==> job 9689 <==
## FPA_final
module FPA_final (
input clk,
input rst,
input [31 : 0] in1,
input [31 : 0] in2,
output [31 : 0] OUT
);
export LEC_CHECK = 0
export CAP_MARGIN = 20
export CORE_MARGIN = 9
export CORE_UTILIZATION = 50
export CTS_CLUSTER_SIZE = 23
export GPL_TIMING_DRIVEN = 0
export HOLD_SLACK_MARGIN = 0.05
export MAX_ROUTING_LAYER = met5
export MIN_ROUTING_LAYER = met2
export PLACE_DENSITY_LB_ADDON = 0.25
export SLEW_MARGIN = 20
export TNS_END_PERCENT = 20
create_clock -name core_clock -period 20.0 [get_ports {clk}]
run.sh (not shown) runs the stock make flow with config.mk's settings and CLKGATE_MAP_FILE=.
==> job 6552 (differences from job 9689) <==
==> flow/config.mk (replaced) <==
export PLATFORM = sky130hd
export DESIGN_NAME = FPA_final
export DESIGN_NICKNAME = FPA_final
export VERILOG_FILES = /design/flow/design.v
export SDC_FILE = /design/flow/constraint.sdc
export NUM_CORES = 4
export LEC_CHECK = 0
export CAP_MARGIN = 20
export CORE_MARGIN = 2
export CORE_UTILIZATION = 40
export CTS_CLUSTER_SIZE = 35
export GPL_TIMING_DRIVEN = 0
export MIN_ROUTING_LAYER = met2
export SLEW_MARGIN = 15
==> flow/constraint.sdc (replaced) <==
create_clock -name core_clock -period 22.0 [get_ports {clk}]
set_input_delay 4.4000 -clock core_clock [delete_from_list [all_inputs] [get_ports {clk}]]
set_output_delay 4.4000 -clock core_clock [all_outputs]
set_load 0.01 [all_outputs]
==> comparison <==
- Synthesized cell count is the same in job 9689 and job 6552.
- In job 9689 the die size is smaller than in job 6552, by about 7%.
- In area after synthesis, job 9689 and job 6552 do not differ.
- Job 6552 did not get past 5_1_grt with GRT-0116. Job 9689 did not get past 5_1_grt with GRT-0116.

* * *

==> inputs of run X <==
Starting RTL as in the previous note.
## FPA_final
module FPA_final (
input clk,
input rst,
input [31 : 0] in1,
input [31 : 0] in2,
output [31 : 0] OUT
);
wire [31 : 0]A;
wire [31 : 0]B;
wire [31 : 0]C;
Registers operand1_reg (clk,rst, in1, A);
Registers operand2_reg (clk, rst, in2, B);
FPA B1 ( .A(A), .B(B), .Sum(C), .Cout(), .of());
Registers output_reg (clk,rst, C, OUT);
endmodule
export LEC_CHECK = 0
export CAP_MARGIN = 20
export CORE_MARGIN = 2
export CORE_UTILIZATION = 59
export SLEW_MARGIN = 20
create_clock -name core_clock -period 11.2 [get_ports {clk}]
==> run C: changes against run X <==
Settings changed: CORE_UTILIZATION 59 to 70, CTS_CLUSTER_SIZE from default to 30.
==> flow/constraint.sdc (replaced) <==
create_clock -name core_clock -period 12.4 [get_ports {clk}]
set_input_delay 2.4800 -clock core_clock [delete_from_list [all_inputs] [get_ports {clk}]]
set_output_delay 2.4800 -clock core_clock [all_outputs]
set_load 0.01 [all_outputs]
==> run A: changes against run X <==
Settings changed: CORE_UTILIZATION 59 to 58, CTS_CLUSTER_SIZE from default to 46, MAX_ROUTING_LAYER from default to met5, SETUP_SLACK_MARGIN from default to 2.23.
==> flow/constraint.sdc (replaced) <==
create_clock -name core_clock -period 14.9 [get_ports {clk}]
set_input_delay 2.9800 -clock core_clock [delete_from_list [all_inputs] [get_ports {clk}]]
set_output_delay 2.9800 -clock core_clock [all_outputs]
set_load 0.01 [all_outputs]
==> qor summary <==
item                                                                                                     run X                       run A                     run C
Number of clock sinks                                                                                       96                          96                         -
IO Port Bufs                                                                                                97                          97                        97
Final GP Congestion                                                                                       1.24                        1.16                      1.31
HPWL after detailed placement                                                                         64100 um                    59400 um                         -
# Post-CTS Setup Buffers                                                                                    19                          21                         -
Number of instances resized during post-cts repair                                                          73                          69                         -
Placement-stage worst setup slack                                                                     -4430 ps                     -512 ps                         -
Cell count after placement                                                                                3428                        3065                         -
Fraction of registers with async set or reset after synthesis                                                0                           0                         0
Summed instance area of the synthesized netlist                                                   0.0164 sq mm                0.0164 sq mm              0.0164 sq mm
Number of levels the H-tree was split into                                                                   3                           3                         -
Library cell occupying the most area in the post-synthesis netlist                    sky130_fd_sc_hd__dfxtp_1    sky130_fd_sc_hd__dfxtp_1  sky130_fd_sc_hd__dfxtp_1
Number of buffers created by CTS                                                                             9                           9                         -
Die Height                                                                                              171 um                      172 um                    157 um
Mux cell area share after synthesis                                                                     0.0537                      0.0537                    0.0537
Floorplan row count                                                                                         60                          61                        55
Result of the run                                                                               did not finish  complete, but fails checks            did not finish
Failing step                                                                                           5_1_grt                           -              3_5_place_dp
Violated checks                                                                                              -                setup timing                         -
Horizontal die dimension                                                                                171 um                      172 um                    157 um
Clk buf depth                                                                                                2                           2                         -
Fp util                                                                                                  0.604                       0.589                     0.718
Number of distinct library cell variants in the gate-level netlist after synthesis                         103                         103                       103
Area enclosed by the die boundary                                                                 0.0291 sq mm                0.0296 sq mm              0.0246 sq mm
Post-detailed-placement cell area                                                                 0.0230 sq mm                0.0202 sq mm                         -
Clock Root Buffer                                                                   sky130_fd_sc_hd__clkbuf_16  sky130_fd_sc_hd__clkbuf_16                         -
Hold-fix buffers, CTS                                                                                        0                           0                         -
Share of synthesized cell area in and-or and or-and compound cells                                       0.334                       0.334                     0.334
Placeable core area                                                                               0.0271 sq mm                0.0278 sq mm              0.0228 sq mm

* * *

==> run a <==
==> flow/design.v <==
module Registers  (
    input clk,
    input rst,
    input [31:0] in,
    output reg [31:0]  out
);
always @(posedge clk )
begin
    if(rst == 1'b1)
    begin
        out<=0;
    end
    else 
    begin
        out<=in;
    end
end
endmodule
module full_adder
(input i_bit1,input i_bit2, input i_carry,output o_sum,output o_carry);
wire g1,p1;
assign g1=i_bit1 & i_bit2;
assign p1=i_bit1 ^ i_bit2;
assign o_sum=p1 ^ i_carry;
assign o_carry = g1 | (p1&i_carry);
endmodule
module four_bit_adder(input [3:0] A,input [3:0]  B,input Cin,  output [3:0]  Sum,output   Cout);
    wire [3:0] C; 
    genvar i;
    generate
        for (i = 0; i < 4; i = i + 1) begin : loop
            full_adder FA(
                .i_bit1(A[i]),
                .i_bit2(B[i]),
                .i_carry(i == 0 ? Cin : C[i - 1]),
                .o_sum(Sum[i]),
                .o_carry(C[i])
            );
        end
    endgenerate
    assign Cout=C[3];
endmodule
module CSA  #(parameter N = 32)(input [N-1:0] A,input [N-1:0]  B,input Cin,  output [N-1:0]  Sum,output   Cout,output Overflow);
    wire [N-1:0] S0;
    wire [N-1:0] S1;
    wire [(N/4)-1:0] C0;
    wire [(N/4)-1:0] C1;
    wire [(N/4)-1:0] C;
    four_bit_adder A_inst(.A(A[3:0]),.B(B[3:0]),.Cin(Cin),.Sum(Sum[3:0]),.Cout(C[0])); 
    genvar i;
    generate
        for (i = 0; i < N/4-1; i = i + 1) begin : loop1
            four_bit_adder A0(
                .A(A[i*4+7:i*4+4]),
                .B(B[i*4+7:i*4+4]),
                .Cin(1'b0),
                .Sum(S0[i*4+7:i*4+4]),
                .Cout(C0[i+1])
            );
            four_bit_adder A1(
                .A(A[i*4+7:i*4+4]),
                .B(B[i*4+7:i*4+4]),
                .Cin(1'b1),
                .Sum(S1[i*4+7:i*4+4]),
                .Cout(C1[i+1])
            );
        end
    endgenerate
    genvar j;
    generate
    for (j = 0; j < N/4-1; j = j + 1) begin : loop2
        assign Sum[j*4+7:j*4+4] = C[j] ? S1[j*4+7:j*4+4] : S0[j*4+7:j*4+4];
        assign C[j+1] = C[j] ? C1[j+1] : C0[j+1];
    end
endgenerate
    assign Cout=C[(N/4)-1];
    assign Overflow=(A[N-1]==B[N-1]&&(A[N-1])!=Sum[N-1]);
endmodule
module normalizer
(input [23:0] A_mantissa,input [7:0] A_exponent, output  reg [22:0] O_mantissa ,output reg [7:0] O_exponent);
reg [23:0] temp_mantissa;
always @ (*)
begin 
    if(A_mantissa[23:0]==24'b000000000000000000000001)
    begin 
        temp_mantissa=A_mantissa<<23;
        O_exponent=A_exponent-23;
    end
    else if(A_mantissa[23:1]==23'b00000000000000000000001)
    begin 
        temp_mantissa=A_mantissa<<22;
        O_exponent=A_exponent-22;
    end
    else if(A_mantissa[23:2]==22'b0000000000000000000001)
    begin 
        temp_mantissa=A_mantissa<<21;
        O_exponent=A_exponent-21;
    end
    else if(A_mantissa[23:3]==21'b000000000000000000001)
    begin 
        temp_mantissa=A_mantissa<<20;
        O_exponent=A_exponent-20;
    end
    else if(A_mantissa[23:4]==20'b00000000000000000001)
    begin 
        temp_mantissa=A_mantissa<<19;
        O_exponent=A_exponent-19;
    end
    else if(A_mantissa[23:5]==19'b0000000000000000001)
    begin 
        temp_mantissa=A_mantissa<<18;
        O_exponent=A_exponent-18;
    end
    else if(A_mantissa[23:6]==18'b000000000000000001)
    begin 
        temp_mantissa=A_mantissa<<17;
        O_exponent=A_exponent-17;
    end
    else if(A_mantissa[23:7]==17'b00000000000000001)
    begin 
        temp_mantissa=A_mantissa<<16;
        O_exponent=A_exponent-16;
    end
    else if(A_mantissa[23:8]==16'b0000000000000001)
    begin 
        temp_mantissa=A_mantissa<<15;
        O_exponent=A_exponent-15;
    end
    else if(A_mantissa[23:9]==15'b000000000000001)
    begin 
        temp_mantissa=A_mantissa<<14;
        O_exponent=A_exponent-14;
    end
    else if(A_mantissa[23:10]==14'b00000000000001)
    begin 
        temp_mantissa=A_mantissa<<13;
        O_exponent=A_exponent-13;
    end
    else if(A_mantissa[23:11]==13'b0000000000001)
    begin 
        temp_mantissa=A_mantissa<<12;
        O_exponent=A_exponent-12;
    end
    else if(A_mantissa[23:12]==12'b000000000001)
    begin 
        temp_mantissa=A_mantissa<<11;
        O_exponent=A_exponent-11;
    end
    else if(A_mantissa[23:13]==11'b00000000001)
    begin 
        temp_mantissa=A_mantissa<<10;
        O_exponent=A_exponent-10;
    end
    else if(A_mantissa[23:14]==10'b0000000001)
    begin 
        temp_mantissa=A_mantissa<<9;
        O_exponent=A_exponent-9;
    end
    else if(A_mantissa[23:15]==9'b000000001)
    begin 
        temp_mantissa=A_mantissa<<8;
        O_exponent=A_exponent-8;
    end
    else if(A_mantissa[23:16]==8'b00000001)
    begin 
        temp_mantissa=A_mantissa<<7;
        O_exponent=A_exponent-7;
    end
    else if(A_mantissa[23:17]==7'b0000001)
    begin 
        temp_mantissa=A_mantissa<<6;
        O_exponent=A_exponent-6;
    end
    else if(A_mantissa[23:18]==6'b000001)
    begin 
        temp_mantissa=A_mantissa<<5;
        O_exponent=A_exponent-5;
    end
    else if(A_mantissa[23:19]==5'b00001)
    begin 
        temp_mantissa=A_mantissa<<4;
        O_exponent=A_exponent-4;
    end
    else if(A_mantissa[23:20]==4'b0001)
    begin 
        temp_mantissa=A_mantissa<<3;
        O_exponent=A_exponent-3;
    end
    else if(A_mantissa[23:21]==3'b001)
    begin 
        temp_mantissa=A_mantissa<<2;
        O_exponent=A_exponent-2;
    end
    else if(A_mantissa[23:22]==3'b01)
    begin 
        temp_mantissa=A_mantissa<<1;
        O_exponent=A_exponent-1;
    end
    else 
    begin
        temp_mantissa=A_mantissa;
        O_exponent=A_exponent;
    end 
O_mantissa=temp_mantissa[22:0];
end
endmodule
module FPA
(input [31:0] A, input [31:0] B, output [31:0] Sum,output Cout,output reg of);
reg  A_sign;
reg  B_sign;
reg  O_sign;
reg [7:0] A_exponent ;
reg [7:0] B_exponent ;
wire [7:0] O_exponent ;
reg [24:0] O_temp1_exponent ;
reg [24:0] O_temp2_exponent ;
reg [23:0] A_mantissa ;
reg [23:0] B_mantissa ;
reg [23:0] temp1_mantissa ;
reg [23:0] temp2_mantissa ;
reg [23:0] O_mantissa ;
reg [24:0] O_temp1_mantissa ;
reg [24:0] O_temp2_mantissa ;
reg [7:0] temp ;
wire [7:0] final_exponent ;
wire [22:0] final_mantissa ;
wire [7:0] pre_exponent ;
wire [22:0] pre_mantissa ;
reg [23:0] A_Adder ;
reg [23:0] B_Adder ;
wire [23:0] Sum_Adder ;
wire Cin ;
wire c ;
 CSA #(24) c1( A_Adder,B_Adder,Cin,Sum_Adder ,c ,overflow);
assign Cin=1'b0;
always @ (*)
begin
    A_sign=A[31];
    B_sign=B[31];
    A_exponent=A[30:23];
    B_exponent=B[30:23];
    A_mantissa = {1'b1,A[22:0]};
    B_mantissa ={1'b1,B[22:0]};
    if(A_exponent > B_exponent ) begin
        temp=A_exponent-B_exponent;
        O_temp1_exponent=A_exponent;
        B_mantissa=B_mantissa>>temp;
    end
    else if (A_exponent < B_exponent )begin
        temp=B_exponent-A_exponent;
        O_temp1_exponent=B_exponent;
        temp1_mantissa=A_mantissa>>temp;
        A_mantissa=temp1_mantissa;
    end
    else 
    begin
        O_temp1_exponent=A_exponent;
    end
    if(A_sign == B_sign )
    begin
        A_Adder=A_mantissa;
        B_Adder=B_mantissa;
        O_sign=A_sign;
        O_temp1_mantissa={c,Sum_Adder};
    end
     else 
    begin
        if(A_sign==1'b1)
        begin
            temp1_mantissa=~A_mantissa+1'b1;
            temp2_mantissa=B_mantissa;
            A_Adder=temp1_mantissa;
            B_Adder=temp2_mantissa;
            O_temp2_mantissa={c,Sum_Adder};
            if(A_mantissa>= B_mantissa)
            begin 
                O_temp1_mantissa=~O_temp2_mantissa+1;
                O_temp1_mantissa[24]=1'b0;
            end
            else
            begin 
                O_temp1_mantissa=O_temp2_mantissa;
                O_temp1_mantissa[24]=1'b0;
            end
        end
        else 
        begin
            temp1_mantissa=A_mantissa;
            temp2_mantissa=~B_mantissa+1'b1;
            A_Adder=temp1_mantissa;
            B_Adder=temp2_mantissa;
            O_temp2_mantissa={c,Sum_Adder};
            if(A_mantissa <= B_mantissa)
            begin 
                O_temp1_mantissa=~O_temp2_mantissa+1;
                O_temp1_mantissa[24]=1'b0;
            end
            else
            begin 
                O_temp1_mantissa=O_temp2_mantissa;
                O_temp1_mantissa[24]=1'b0;
            end
        end
        if(A_mantissa>B_mantissa)
            O_sign=A_sign;
        else if(A_mantissa<B_mantissa)
            O_sign=B_sign;
        else
        begin
            O_sign=1'b0;
        end
    end
    if(O_temp1_mantissa[24]==1'b1)
    begin
        O_temp2_exponent=O_temp1_exponent+25'd1;
        O_mantissa=O_temp1_mantissa[24:1];
        if(O_mantissa == 23'd0 &  O_temp1_exponent== A_exponent & O_temp1_exponent== B_exponent )
            begin
                O_temp1_exponent=23'd0;
            end
        else
            O_temp1_exponent=O_temp2_exponent;
    end else
    begin
        O_mantissa=O_temp1_mantissa[23:0];
        if(O_mantissa == 23'd0 &  O_temp1_exponent== A_exponent & O_temp1_exponent== B_exponent )
            begin
                O_temp1_exponent=23'd0;
            end
   end 
end
assign O_exponent=O_temp1_exponent;
normalizer N_instance( O_mantissa, O_exponent, pre_mantissa , pre_exponent);
always @ (*)
begin
    if(pre_exponent == 8'd255  || A[30:23] == 8'd255  || B[30:23] == 8'd255)
        of=1'b1;
    else
        of=1'b0;
end
assign final_exponent = of ? 8'd0 : pre_exponent;
assign final_mantissa = of ? 23'd0 : pre_mantissa;
assign Sum={O_sign & ~of,final_exponent,final_mantissa};
assign Cout=O_temp1_mantissa[24];
endmodule
module FPA_final (
input clk,
input rst,
input [31 : 0] in1,
input [31 : 0] in2,
output [31 : 0] OUT
);
wire [31 : 0]A;
wire [31 : 0]B;
wire [31 : 0]C;
Registers operand1_reg (clk,rst, in1, A);
Registers operand2_reg (clk, rst, in2, B);
FPA B1 ( .A(A), .B(B), .Sum(C), .Cout(), .of());
Registers output_reg (clk,rst, C, OUT);
endmodule
==> flow/run.sh <==
#!/bin/bash
# the make line also repeats each setting of config.mk as NAME=value (left out here)
make -C /OpenROAD-flow-scripts/flow DESIGN_CONFIG=/design/flow/config.mk WORK_HOME=/design/flow/orfs CLKGATE_MAP_FILE= finish
==> flow/config.mk <==
export PLATFORM = sky130hd
export DESIGN_NAME = FPA_final
export DESIGN_NICKNAME = FPA_final
export VERILOG_FILES = /design/flow/design.v
export SDC_FILE = /design/flow/constraint.sdc
export NUM_CORES = 4
export LEC_CHECK = 0
export CAP_MARGIN = 20
export CORE_MARGIN = 2
export CORE_UTILIZATION = 64
export SLEW_MARGIN = 20
==> flow/constraint.sdc <==
create_clock -name core_clock -period 14.5 [get_ports {clk}]
set_input_delay 2.9000 -clock core_clock [delete_from_list [all_inputs] [get_ports {clk}]]
set_output_delay 2.9000 -clock core_clock [all_outputs]
set_load 0.01 [all_outputs]
==> run b (differences from run a) <==
- CAP_MARGIN: 20 -> 0
- CORE_UTILIZATION: 64 -> 68
- CTS_CLUSTER_DIAMETER: default -> 347
- CTS_CLUSTER_SIZE: default -> 45
- SETUP_SLACK_MARGIN: default -> -0.64
==> flow/constraint.sdc (replaced) <==
create_clock -name core_clock -period 11.6 [get_ports {clk}]
set_input_delay 2.3200 -clock core_clock [delete_from_list [all_inputs] [get_ports {clk}]]
set_output_delay 2.3200 -clock core_clock [all_outputs]
set_load 0.01 [all_outputs]
==> GITHUB_STEP_SUMMARY <==
### Yosys + OpenROAD results

| Metric | Value |
|---|---|
| Status | stopped before the end |
| Fail Step | global routing (5_1_grt) |
| Run Error | [ERROR GRT-0232] Routing congestion too high. Check the congestion heatmap in the GUI. |
| Met1 Use GR | 0.8833 |
| GRT Util Overall | 0.9101 |
| DIE WIDTH | 163.9 µm |
| Placement Setup Slack | -0.8849 ns |
| Met2 GRT Util | 1.012 |
| CTS sink count | 96 |
| Grt ovf | 583 |
| DP Area | 0.02086 mm² |
| Grt met3 use | 0.8227 |
That was run a.
==> GITHUB_STEP_SUMMARY <==
### Yosys + OpenROAD results

| Metric | Value |
|---|---|
| DIE WIDTH | 159.1 µm |
| Synth Area in Adders | 0.07953 |
| Simple-Gate Area Share | 0.2851 |
| Syn. warnings | 4 |
| Post-Syn Area | 0.01636 mm² |
| Run Error | [ERROR DPL-0033] detailed placement checks failed during check placement. |
| Status | stopped before the end |
| Fail Step | detailed placement (3_5_place_dp) |
| Library cells used by synthesis | 103 |
| Mux area share | 0.05368 |
That was run b.
